== run A ==
Design uSFFT, start of the top module:
module uSFFT #(
    parameter BITWIDTH = 8,
    parameter BINPUT = 2
) (
    input wire iClk,
    input wire iRstN,
    input wire loadW,
    input wire iClr,
    input wire iAReal0,
    input wire iAImg0,
    input wire iAReal1,
    input wire iAImg1,
    input wire iBReal0,
    input wire iBImg0,
    input wire iBReal1,
    input wire iBImg1,
    input wire [BITWIDTH-1:0] iwReal,
    input wire [BITWIDTH-1:0] iwImg,
    output wire oCReal0,
    output wire oCImg0,
    output wire oCReal1,
    output wire oCImg1,
    output wire oDReal0,
    output wire oDImg0,
    output wire oDReal1,
    output wire oDImg1
);
Size in the first run: about 600 flip-flops, ~36 I/O pins, about 32000 µm² of cells after synthesis.
clock: 4.0 ns
lec_check: 0
cap_margin: 30
core_margin: 2
core_utilization: 53
cts_cluster_size: 93
place_density: 0.55
slew_margin: 20
tns_end_percent: 60
run.sh (not shown) runs the stock make flow with config.mk's settings and CLKGATE_MAP_FILE=.
Run A was carried through to the last stage, and its layout satisfied the timing, design-rule and antenna checks.
Input-level comparison between run B and run A:
--- a/flow/config.mk
+++ b/flow/config.mk
@@ -7,8 +7,5 @@
 export LEC_CHECK = 0
-export CAP_MARGIN = 30
+export CAP_MARGIN = 20
 export CORE_MARGIN = 2
-export CORE_UTILIZATION = 53
-export CTS_CLUSTER_SIZE = 93
-export PLACE_DENSITY = 0.55
+export CORE_UTILIZATION = 57
 export SLEW_MARGIN = 20
-export TNS_END_PERCENT = 60
==> flow/constraint.sdc <==
create_clock -name core_clock -period 3.03 [get_ports {iClk}]
set_input_delay 0.6060 -clock core_clock [delete_from_list [all_inputs] [get_ports {iClk}]]
set_output_delay 0.6060 -clock core_clock [all_outputs]
set_load 0.01 [all_outputs]
## What came out
Top achievable clock speed sits higher in run B than in run A.
Run B finished all stages; the layout is clean.
Diff run A -> run B: global-route usage saw an increase, via count saw an increase.
Changes in run C relative to run B:
--- a/flow/config.mk
+++ b/flow/config.mk
@@ -7,5 +7,8 @@
 export LEC_CHECK = 0
+export ABC_AREA = 1
 export CAP_MARGIN = 20
 export CORE_MARGIN = 2
-export CORE_UTILIZATION = 57
+export CORE_UTILIZATION = 70
+export CTS_CLUSTER_SIZE = 16
+export SETUP_SLACK_MARGIN = -0.15
 export SLEW_MARGIN = 20
==> flow/constraint.sdc <==
create_clock -name core_clock -period 1.68 [get_ports {iClk}]
set_input_delay 0.3360 -clock core_clock [delete_from_list [all_inputs] [get_ports {iClk}]]
set_output_delay 0.3360 -clock core_clock [all_outputs]
set_load 0.01 [all_outputs]
The final report for run C shows a completed flow and a layout that fails verification, specifically negative setup slack.
Cell-internal power, run C vs run B: up by more than half
Compared with run B, routed via count divided by cell count in run C increased slightly.
Run C vs run B: number of rows in the core area down
The following lists how run D was set up differently from run C:
--- a/flow/config.mk
+++ b/flow/config.mk
@@ -7,8 +7,5 @@
 export LEC_CHECK = 0
-export ABC_AREA = 1
 export CAP_MARGIN = 20
 export CORE_MARGIN = 2
-export CORE_UTILIZATION = 70
-export CTS_CLUSTER_SIZE = 16
-export SETUP_SLACK_MARGIN = -0.15
+export CORE_UTILIZATION = 40
 export SLEW_MARGIN = 20
==> flow/constraint.sdc <==
create_clock -name core_clock -period 4.0 [get_ports {iClk}]
set_input_delay 0.8000 -clock core_clock [delete_from_list [all_inputs] [get_ports {iClk}]]
set_output_delay 0.8000 -clock core_clock [all_outputs]
set_load 0.01 [all_outputs]
Notes after the runs:
Run D has completed all stages; timing, DRC and antenna checks passed. Taking run C as the reference point, the share of cell area taken by flip-flops and latches of run D rises by 4.1 points. Delta (run D minus run C): final worst slack went up, ratio of final minimum period to clock period went down, clock tree cell share of total cell area went up. Compared with run C, in run D logic gate share of total power decreased by 6.7 points relative to the old numbers; portion of total power attributed to the clock network increased by 2.2 points relative to the old numbers; via count decreased by 6635 relative to the old numbers; post-synthesis xor/xnor area fraction increased by 8.3 points relative to the old numbers. Run D reports a lower area overhead of the layout relative to synthesis than run C does.
### run D -> run E
==> flow/constraint.sdc <==
create_clock -name core_clock -period 3.03 [get_ports {iClk}]
set_input_delay 0.6060 -clock core_clock [delete_from_list [all_inputs] [get_ports {iClk}]]
set_output_delay 0.6060 -clock core_clock [all_outputs]
set_load 0.01 [all_outputs]
### Flow results
- Run E against run D; final instance count without filler cells is up slightly.
- Est. power | run E vs run D | run E higher
- Compared with run D, run E shows maximum ir drop on the vdd rail higher by 0.065 mV.
- The higher power share of the clock group came out of run D.
- From run D to run E, initial antenna violation count did not move at all.
- Final area was lower in the run labelled run D.
- On number of vias per cell after detailed routing, run D and run E are neck and neck.
- Compared with run D, run E shows a worst setup slack that is 0.75 ns lower.
- Of run D and run E, the run reporting the higher post-layout period usage of the worst path was run E.
diff inputs: run E => run F
--- a/flow/config.mk
+++ b/flow/config.mk
@@ -9,3 +9,4 @@
 export CORE_MARGIN = 2
-export CORE_UTILIZATION = 40
+export CORE_UTILIZATION = 63
+export CTS_CLUSTER_SIZE = 97
 export SLEW_MARGIN = 20
==> flow/constraint.sdc <==
create_clock -name core_clock -period 2.45 [get_ports {iClk}]
set_input_delay 0.4900 -clock core_clock [delete_from_list [all_inputs] [get_ports {iClk}]]
set_output_delay 0.4900 -clock core_clock [all_outputs]
set_load 0.01 [all_outputs]
==> results <==
Relative to run E, run F improves fmax.
Looking at placed wire-length estimate, run F sits 8.9% above run E.
TritonCTS buffer count delta for run F relative to run E: 1 lower
Run F finished all stages; however, its layout fails the closing checks, the failures being negative setup slack.
Compared with run E, final routed wirelength across all metal layers in run F increased by a few percent.
met5 as the uppermost metal layer occupied by signal nets was reported by run F, and met4 by run E.
Power and IR drop assume default switching activity.
